==> flow/design.v (excerpt) <==
module LED_flow(
  input      i_clk,                     
  input      i_rst_n,                   
  input      pause,                     
  output reg [6:0] keyboard_val,        
  output reg [7:0] keyboard             
 );
reg [1:0] cnt2;                         
reg [3:0] flag;                         
reg [23:0] flag_time;                   
reg key_clk_sec;                        
reg key_clk_sec_d;
reg [1:0] cnt;                          
reg key_clk_d;
wire key_clk  = cnt[1];                 
wire sec_tick = key_clk_sec & ~key_clk_sec_d;
wire scan_tick = key_clk & ~key_clk_d;
always @ (posedge i_clk)
   begin
     if (i_rst_n) begin
         cnt <= 2'd0;
         cnt2 <= 2'd0;
         key_clk_sec <= 1'b0;
         key_clk_sec_d <= 1'b0;
         key_clk_d <= 1'b0;
     end else begin
         cnt <= cnt + 1'b1;
         cnt2 <= (cnt2 + 1'b1) % 2'd3;
         if(cnt2 < 2'd1)
             key_clk_sec <= 1'b1;
         else
             key_clk_sec <= 1'b0;
         key_clk_sec_d <= key_clk_sec;
         key_clk_d <= key_clk;
     end
   end
  ...
make LEC_CHECK=0 ABC_AREA=1 CAP_MARGIN=15 CORE_MARGIN=3 CORE_UTILIZATION=61 CTS_CLUSTER_SIZE=89 GPL_ROUTABILITY_DRIVEN=0 HOLD_SLACK_MARGIN=0.07 MIN_ROUTING_LAYER=met2 PLACE_DENSITY_LB_ADDON=0.1 SETUP_SLACK_MARGIN=5.0 SLEW_MARGIN=15 TNS_END_PERCENT=60 finish   # period 19.8 ns
run.sh (not shown) runs the stock make flow with config.mk's settings and CLKGATE_MAP_FILE=.
The first run stopped in global routing (5_1_grt) on GRT-0116.
Edit:
==> flow/config.mk (replaced) <==
export PLATFORM = sky130hd
export DESIGN_NAME = LED_flow
export DESIGN_NICKNAME = LED_flow
export VERILOG_FILES = /design/flow/design.v
export SDC_FILE = /design/flow/constraint.sdc
export NUM_CORES = 4
export LEC_CHECK = 0
export CAP_MARGIN = 20
export CORE_MARGIN = 2
export CORE_UTILIZATION = 64
export SLEW_MARGIN = 20
==> flow/constraint.sdc (replaced) <==
create_clock -name core_clock -period 13.5 [get_ports {i_clk}]
set_input_delay 2.7000 -clock core_clock [delete_from_list [all_inputs] [get_ports {i_clk}]]
set_output_delay 2.7000 -clock core_clock [all_outputs]
set_load 0.01 [all_outputs]
With this change the flow ended with an error in clock tree synthesis (4_1_cts) on DPL-0033.
Area after synthesis falls slightly.
Synthesized cell count goes down by about a fifth.
Die size falls by a few percent.
Edit:
--- a/flow/config.mk
+++ b/flow/config.mk
@@ -6,6 +6,8 @@
 export NUM_CORES = 4
 export LEC_CHECK = 0
+export ABC_AREA = 1
 export CAP_MARGIN = 20
 export CORE_MARGIN = 2
-export CORE_UTILIZATION = 64
+export CORE_UTILIZATION = 69
+export PLACE_DENSITY = 0.6
 export SLEW_MARGIN = 20
==> flow/constraint.sdc (replaced) <==
create_clock -name core_clock -period 36.1 [get_ports {i_clk}]
set_input_delay 7.2200 -clock core_clock [delete_from_list [all_inputs] [get_ports {i_clk}]]
set_output_delay 7.2200 -clock core_clock [all_outputs]
set_load 0.01 [all_outputs]
This time the run completed with no timing, DRC or antenna violations.
Synthesized cell count rose by about a fifth.
Area after synthesis climbs slightly.
Die area shrinks by a few percent.
Edit:
--- a/flow/config.mk
+++ b/flow/config.mk
@@ -6,8 +6,8 @@
 export NUM_CORES = 4
 export LEC_CHECK = 0
-export ABC_AREA = 1
 export CAP_MARGIN = 20
 export CORE_MARGIN = 2
-export CORE_UTILIZATION = 69
+export CORE_UTILIZATION = 65
 export PLACE_DENSITY = 0.6
 export SLEW_MARGIN = 20
+export TNS_END_PERCENT = 5
==> flow/constraint.sdc (replaced) <==
create_clock -name core_clock -period 19.4 [get_ports {i_clk}]
set_input_delay 3.8800 -clock core_clock [delete_from_list [all_inputs] [get_ports {i_clk}]]
set_output_delay 3.8800 -clock core_clock [all_outputs]
set_load 0.01 [all_outputs]
=> Now the flow completed, yet does not pass: negative setup slack; via count rises by 29%; wire length rises by 56%; design area rose by 21%; non-clock buffer count is higher by 471; global-route usage rose by 8.4 points; worst setup slack degrades by 4.5 ns; critical path depth fell by 186.
Edit:
--- a/flow/config.mk
+++ b/flow/config.mk
@@ -6,8 +6,9 @@
 export NUM_CORES = 4
 export LEC_CHECK = 0
+export ABC_AREA = 1
 export CAP_MARGIN = 20
 export CORE_MARGIN = 2
-export CORE_UTILIZATION = 65
+export CORE_UTILIZATION = 72
+export CTS_CLUSTER_SIZE = 96
 export PLACE_DENSITY = 0.6
 export SLEW_MARGIN = 20
-export TNS_END_PERCENT = 5
==> flow/constraint.sdc (replaced) <==
create_clock -name core_clock -period 32.8 [get_ports {i_clk}]
set_input_delay 6.5600 -clock core_clock [delete_from_list [all_inputs] [get_ports {i_clk}]]
set_output_delay 6.5600 -clock core_clock [all_outputs]
set_load 0.01 [all_outputs]
The new run ran to the end with violations: negative setup slack.
Die area drops by 9.0%.
Final area drops by 6.0%.
Non-clock buffer count drops by 238.
Clock skew barely changes.
Critical path depth climbs by 179.
Count of clock-buffer cells in the layout drops by 1.
Fmax drops by 40%.
Via count drops by 9.8%.
Setup slack loses 0.30 ns.
Global-route usage drops by 7.3 points.
Core utilization climbs by 2.4 points.
Edit:
--- a/flow/config.mk
+++ b/flow/config.mk
@@ -9,6 +9,5 @@
 export CAP_MARGIN = 20
 export CORE_MARGIN = 2
-export CORE_UTILIZATION = 72
-export CTS_CLUSTER_SIZE = 96
+export CORE_UTILIZATION = 51
 export PLACE_DENSITY = 0.6
 export SLEW_MARGIN = 20
==> flow/constraint.sdc (replaced) <==
create_clock -name core_clock -period 18.9 [get_ports {i_clk}]
set_input_delay 3.7800 -clock core_clock [delete_from_list [all_inputs] [get_ports {i_clk}]]
set_output_delay 3.7800 -clock core_clock [all_outputs]
set_load 0.01 [all_outputs]
The new run finished but failed the layout checks on negative setup slack.
Global-route usage is lower by 4.8 points.
Worst setup slack is worse by 9.3 ns.
Die area climbs by well over a third.
Via count rose slightly.
Non-clock buffer count came out higher by 956.
Flip-flop count does not change.
Final area is higher by a quarter to a third.
Utilization is lower by 9.1 points.
Routed wire length came out lower by a few percent.

Starting RTL as in the previous note.
export LEC_CHECK = 0
export CAP_MARGIN = 20
export CELL_PAD_IN_SITES_GLOBAL_PLACEMENT = 2
export CORE_ASPECT_RATIO = 0.5
export CORE_MARGIN = 2
export CORE_UTILIZATION = 33
export CTS_CLUSTER_DIAMETER = 252
export CTS_CLUSTER_SIZE = 98
export PLACE_DENSITY_LB_ADDON = 0.04
export SLEW_MARGIN = 20
export TNS_END_PERCENT = 10
create_clock -name core_clock -period 25.0 [get_ports {i_clk}]
The starting point finished clean.
==> next run, changes <==
==> flow/config.mk (replaced) <==
export PLATFORM = sky130hd
export DESIGN_NAME = LED_flow
export DESIGN_NICKNAME = LED_flow
export VERILOG_FILES = /design/flow/design.v
export SDC_FILE = /design/flow/constraint.sdc
export NUM_CORES = 4
export LEC_CHECK = 0
export CAP_MARGIN = 20
export CORE_MARGIN = 2
export CORE_UTILIZATION = 64
export PLACE_DENSITY = 0.6
export SLEW_MARGIN = 20
==> flow/constraint.sdc (replaced) <==
create_clock -name core_clock -period 36.1 [get_ports {i_clk}]
set_input_delay 7.2200 -clock core_clock [delete_from_list [all_inputs] [get_ports {i_clk}]]
set_output_delay 7.2200 -clock core_clock [all_outputs]
set_load 0.01 [all_outputs]
Outcome: The changed run completed with no timing, DRC or antenna violations. Worst setup slack is better by 6.4 ns. Worst hold slack is better by 0.012 ns. Register-to-register slack is better by 6.4 ns.
==> next run, changes <==
--- a/flow/config.mk
+++ b/flow/config.mk
@@ -8,5 +8,5 @@
 export CAP_MARGIN = 20
 export CORE_MARGIN = 2
-export CORE_UTILIZATION = 64
-export PLACE_DENSITY = 0.6
+export CORE_UTILIZATION = 56
+export SETUP_SLACK_MARGIN = 3.95
 export SLEW_MARGIN = 20
==> flow/constraint.sdc (replaced) <==
create_clock -name core_clock -period 13.5 [get_ports {i_clk}]
set_input_delay 2.7000 -clock core_clock [delete_from_list [all_inputs] [get_ports {i_clk}]]
set_output_delay 2.7000 -clock core_clock [all_outputs]
set_load 0.01 [all_outputs]
- The changed run finished but fails on setup timing
- sequential share of layout area came out lower by 1.3 points
- die area came out higher by 14%
- worst setup slack degrades by 17 ns
- utilization came out higher by 24 points
- global-route usage came out higher by 7.4 points
- final area came out higher by 57%
- count of clock-buffer cells in the layout stays the same
- critical path depth came out higher by 15

v41:
The RTL this note starts from:
==> flow/design.v <==
`timescale 1ns / 1ps
module LED_flow(
  input      i_clk,                     
  input      i_rst_n,                   
  input      pause,                     
  output reg [6:0] keyboard_val,        
  output reg [7:0] keyboard             
 );
reg [1:0] cnt2;                         
reg [3:0] flag;                         
reg [23:0] flag_time;                   
reg key_clk_sec;                        
reg key_clk_sec_d;
reg [1:0] cnt;                          
reg key_clk_d;
wire key_clk  = cnt[1];                 
wire sec_tick = key_clk_sec & ~key_clk_sec_d;
wire scan_tick = key_clk & ~key_clk_d;
always @ (posedge i_clk)
   begin
     if (i_rst_n) begin
         cnt <= 2'd0;
         cnt2 <= 2'd0;
         key_clk_sec <= 1'b0;
         key_clk_sec_d <= 1'b0;
         key_clk_d <= 1'b0;
     end else begin
         cnt <= cnt + 1'b1;
         cnt2 <= (cnt2 + 1'b1) % 2'd3;
         if(cnt2 < 2'd1)
             key_clk_sec <= 1'b1;
         else
             key_clk_sec <= 1'b0;
         key_clk_sec_d <= key_clk_sec;
         key_clk_d <= key_clk;
     end
   end
always @ (posedge i_clk)
  begin
    if (i_rst_n)
        flag_time <= 24'b0;
    else if(sec_tick && !pause)
        flag_time <= (flag_time + 1'b1) % 24'd8640000;
  end
always @ (posedge i_clk)
  if (i_rst_n) begin
    flag <= 4'd0;
    keyboard <= 8'b1111_1111;
    keyboard_val <= 7'b1111111;
  end else if (scan_tick)
  begin
    flag <= (flag + 1'b1) % 4'd8;
    case(flag)
       4'h0:begin
                keyboard <= 8'b0111_1111;    
                case((flag_time / 19'd360000) / 4'd10)
                4'd0:keyboard_val <= 7'b0000001;
                4'd1:keyboard_val <= 7'b1001111;
                4'd2:keyboard_val <= 7'b0010010;
                4'd3:keyboard_val <= 7'b0000110;
                4'd4:keyboard_val <= 7'b1001100;
                4'd5:keyboard_val <= 7'b0100100;
                4'd6:keyboard_val <= 7'b0100000;
                4'd7:keyboard_val <= 7'b0001111;
                4'd8:keyboard_val <= 7'b0000000;
                4'd9:keyboard_val <= 7'b0001100;
                endcase
            end
       4'h1:begin
                keyboard <= 8'b1011_1111;    
                case((flag_time / 19'd360000) % 4'd10)
                4'd0:keyboard_val <= 7'b0000001;
                4'd1:keyboard_val <= 7'b1001111;
                4'd2:keyboard_val <= 7'b0010010;
                4'd3:keyboard_val <= 7'b0000110;
                4'd4:keyboard_val <= 7'b1001100;
                4'd5:keyboard_val <= 7'b0100100;
                4'd6:keyboard_val <= 7'b0100000;
                4'd7:keyboard_val <= 7'b0001111;
                4'd8:keyboard_val <= 7'b0000000;
                4'd9:keyboard_val <= 7'b0001100;
                endcase
            end
       4'h2:begin
                keyboard <= 8'b1101_1111;    
                case(((flag_time / 13'd6000) % 6'd60) / 4'd10)
                4'd0:keyboard_val <= 7'b0000001;
                4'd1:keyboard_val <= 7'b1001111;
                4'd2:keyboard_val <= 7'b0010010;
                4'd3:keyboard_val <= 7'b0000110;
                4'd4:keyboard_val <= 7'b1001100;
                4'd5:keyboard_val <= 7'b0100100;
                4'd6:keyboard_val <= 7'b0100000;
                4'd7:keyboard_val <= 7'b0001111;
                4'd8:keyboard_val <= 7'b0000000;
                4'd9:keyboard_val <= 7'b0001100;
                endcase
            end
       4'h3:begin
                keyboard <= 8'b1110_1111;    
                case(((flag_time / 13'd6000) % 6'd60) % 4'd10)
                4'd0:keyboard_val <= 7'b0000001;
                4'd1:keyboard_val <= 7'b1001111;
                4'd2:keyboard_val <= 7'b0010010;
                4'd3:keyboard_val <= 7'b0000110;
                4'd4:keyboard_val <= 7'b1001100;
                4'd5:keyboard_val <= 7'b0100100;
                4'd6:keyboard_val <= 7'b0100000;
                4'd7:keyboard_val <= 7'b0001111;
                4'd8:keyboard_val <= 7'b0000000;
                4'd9:keyboard_val <= 7'b0001100;
                endcase
            end
       4'h4:begin
                keyboard <= 8'b1111_0111;    
                case(((flag_time / 7'd100) % 6'd60) / 4'd10)
                4'd0:keyboard_val <= 7'b0000001;
                4'd1:keyboard_val <= 7'b1001111;
                4'd2:keyboard_val <= 7'b0010010;
                4'd3:keyboard_val <= 7'b0000110;
                4'd4:keyboard_val <= 7'b1001100;
                4'd5:keyboard_val <= 7'b0100100;
                4'd6:keyboard_val <= 7'b0100000;
                4'd7:keyboard_val <= 7'b0001111;
                4'd8:keyboard_val <= 7'b0000000;
                4'd9:keyboard_val <= 7'b0001100;
                endcase
            end
       4'h5:begin
                keyboard <= 8'b1111_1011;    
                case(((flag_time / 7'd100) % 6'd60) % 4'd10)
                4'd0:keyboard_val <= 7'b0000001;
                4'd1:keyboard_val <= 7'b1001111;
                4'd2:keyboard_val <= 7'b0010010;
                4'd3:keyboard_val <= 7'b0000110;
                4'd4:keyboard_val <= 7'b1001100;
                4'd5:keyboard_val <= 7'b0100100;
                4'd6:keyboard_val <= 7'b0100000;
                4'd7:keyboard_val <= 7'b0001111;
                4'd8:keyboard_val <= 7'b0000000;
                4'd9:keyboard_val <= 7'b0001100;
                endcase
            end
       4'h6:begin
                keyboard <= 8'b1111_1101;    
                case((flag_time % 7'd100)/4'd10)
                4'd0:keyboard_val <= 7'b0000001;
                4'd1:keyboard_val <= 7'b1001111;
                4'd2:keyboard_val <= 7'b0010010;
                4'd3:keyboard_val <= 7'b0000110;
                4'd4:keyboard_val <= 7'b1001100;
                4'd5:keyboard_val <= 7'b0100100;
                4'd6:keyboard_val <= 7'b0100000;
                4'd7:keyboard_val <= 7'b0001111;
                4'd8:keyboard_val <= 7'b0000000;
                4'd9:keyboard_val <= 7'b0001100;
                endcase
            end
       4'h7:begin
                keyboard <= 8'b1111_1110;    
                case(flag_time % 4'd10)
                4'd0:keyboard_val <= 7'b0000001;
                4'd1:keyboard_val <= 7'b1001111;
                4'd2:keyboard_val <= 7'b0010010;
                4'd3:keyboard_val <= 7'b0000110;
                4'd4:keyboard_val <= 7'b1001100;
                4'd5:keyboard_val <= 7'b0100100;
                4'd6:keyboard_val <= 7'b0100000;
                4'd7:keyboard_val <= 7'b0001111;
                4'd8:keyboard_val <= 7'b0000000;
                4'd9:keyboard_val <= 7'b0001100;
                endcase
            end
    endcase
  end
endmodule
export LEC_CHECK = 0
export ABC_AREA = 0
export CAP_MARGIN = 20
export CORE_MARGIN = 3
export CORE_UTILIZATION = 64
export CTS_CLUSTER_SIZE = 62
export HOLD_SLACK_MARGIN = 0.29
export SETUP_SLACK_MARGIN = -1.54
export SLEW_MARGIN = 15
create_clock -name core_clock -period 17.5 [get_ports {i_clk}]
Seen in the log of v41: GRT-0232 during global routing, after which the run never completed.
diff inputs: v41 => v58
# v41
export LEC_CHECK = 0
export ABC_AREA = 0
export CAP_MARGIN = 20
export CORE_MARGIN = 3
export CORE_UTILIZATION = 64
export CTS_CLUSTER_SIZE = 62
export HOLD_SLACK_MARGIN = 0.29
export SETUP_SLACK_MARGIN = -1.54
export SLEW_MARGIN = 15
create_clock -name core_clock -period 17.5 [get_ports {i_clk}]
# v58
export LEC_CHECK = 0
export CAP_MARGIN = 20
export CORE_MARGIN = 2
export CORE_UTILIZATION = 56
export SETUP_SLACK_MARGIN = 3.9
export SLEW_MARGIN = 20
create_clock -name core_clock -period 13.5 [get_ports {i_clk}]
- What v41 reported for overall die width has to be multiplied by 1.06 to get the figure for v58.
- Die footprint (v58 vs. v41) increases by more than 10%
- v58 ran in full, but the layout does not pass; the checks complain about setup timing.
- Per the comparison of v58 with v41, detailed placer's ending HPWL increased 2.1%, cts-stage hold buffer count essentially unchanged, number of cells upsized or downsized after cts increased 182.
- [compare] base=v41 new=v58: compound-gate portion of the synthesized area held steady; height of the die climbed 5.7%.
Relative to v58, the following input files were edited for v53:
# v58
export LEC_CHECK = 0
export CAP_MARGIN = 20
export CORE_MARGIN = 2
export CORE_UTILIZATION = 56
export SETUP_SLACK_MARGIN = 3.9
export SLEW_MARGIN = 20
create_clock -name core_clock -period 13.5 [get_ports {i_clk}]
# v53
export LEC_CHECK = 0
export CAP_MARGIN = 20
export CORE_MARGIN = 2
export CORE_UTILIZATION = 65
export PLACE_DENSITY = 0.6
export SLEW_MARGIN = 20
export TNS_END_PERCENT = 5
create_clock -name core_clock -period 19.7 [get_ports {i_clk}]
==> results <==
v53 finished all stages; however, its layout fails the closing checks, the failures being setup timing. Per the comparison of v53 with v58, worst path buffer plus inverter count went down 5. When v53 is measured against v58, its design area turns out 20% lower. Global-route wire length before repair: v53 < v58. v58 ended up with keyboard_val[3] as its critical path endpoint; v53 ended up with keyboard_val[0].
The following lists how v24 was set up differently from v53:
# v53
export LEC_CHECK = 0
export CAP_MARGIN = 20
export CORE_MARGIN = 2
export CORE_UTILIZATION = 65
export PLACE_DENSITY = 0.6
export SLEW_MARGIN = 20
export TNS_END_PERCENT = 5
create_clock -name core_clock -period 19.7 [get_ports {i_clk}]
# v24
export LEC_CHECK = 0
export ABC_AREA = 1
export CAP_MARGIN = 20
export CORE_MARGIN = 2
export CORE_UTILIZATION = 65
export CTS_CLUSTER_DIAMETER = 246
export HOLD_SLACK_MARGIN = -0.07
export PLACE_DENSITY_LB_ADDON = 0.01
export SETUP_SLACK_MARGIN = 0.44
export SLEW_MARGIN = 20
export TNS_END_PERCENT = 5
create_clock -name core_clock -period 19.7 [get_ports {i_clk}]
Findings:
- v24 did not finish; the tool stopped in global routing with error GRT-0232.
- Lower die size was reported by v53, not v24.
- Area fraction in and, or, nand and nor cells was higher in the run labelled v24.
- v24 vs v53, dominant non-sequential cell family after synthesis: simple AND/OR/NAND/NOR gates vs AND-OR/OR-AND gates
- Of v24 and v53, v24 shows the lower fraction of synthesized area in multiplexers, with v53 above it.
- Diff v53 -> v24 | post-DP HPWL | decrease of about 3%
- | cell area after synthesis | v24 vs v53 | about 0.6% higher |
Modified inputs, v3 compared to v24
# v24
export LEC_CHECK = 0
export ABC_AREA = 1
export CAP_MARGIN = 20
export CORE_MARGIN = 2
export CORE_UTILIZATION = 65
export CTS_CLUSTER_DIAMETER = 246
export HOLD_SLACK_MARGIN = -0.07
export PLACE_DENSITY_LB_ADDON = 0.01
export SETUP_SLACK_MARGIN = 0.44
export SLEW_MARGIN = 20
export TNS_END_PERCENT = 5
create_clock -name core_clock -period 19.7 [get_ports {i_clk}]
# v3
export LEC_CHECK = 0
export CAP_MARGIN = 20
export CORE_MARGIN = 2
export CORE_UTILIZATION = 40
export PLACE_DENSITY = 0.6
export SLEW_MARGIN = 20
create_clock -name core_clock -period 25.0 [get_ports {i_clk}]
Findings:
v3: full flow OK, the timing, DRC and antenna checks passed
Measured against each other, v3 and v24 differ in number of cell instances after yosys synthesis, the lower figure coming from v3.
Delta (v3 minus v24): synthesized cell count shows a reduction of 676; die outline height saw an increase; horizontal extent of the die moved up.
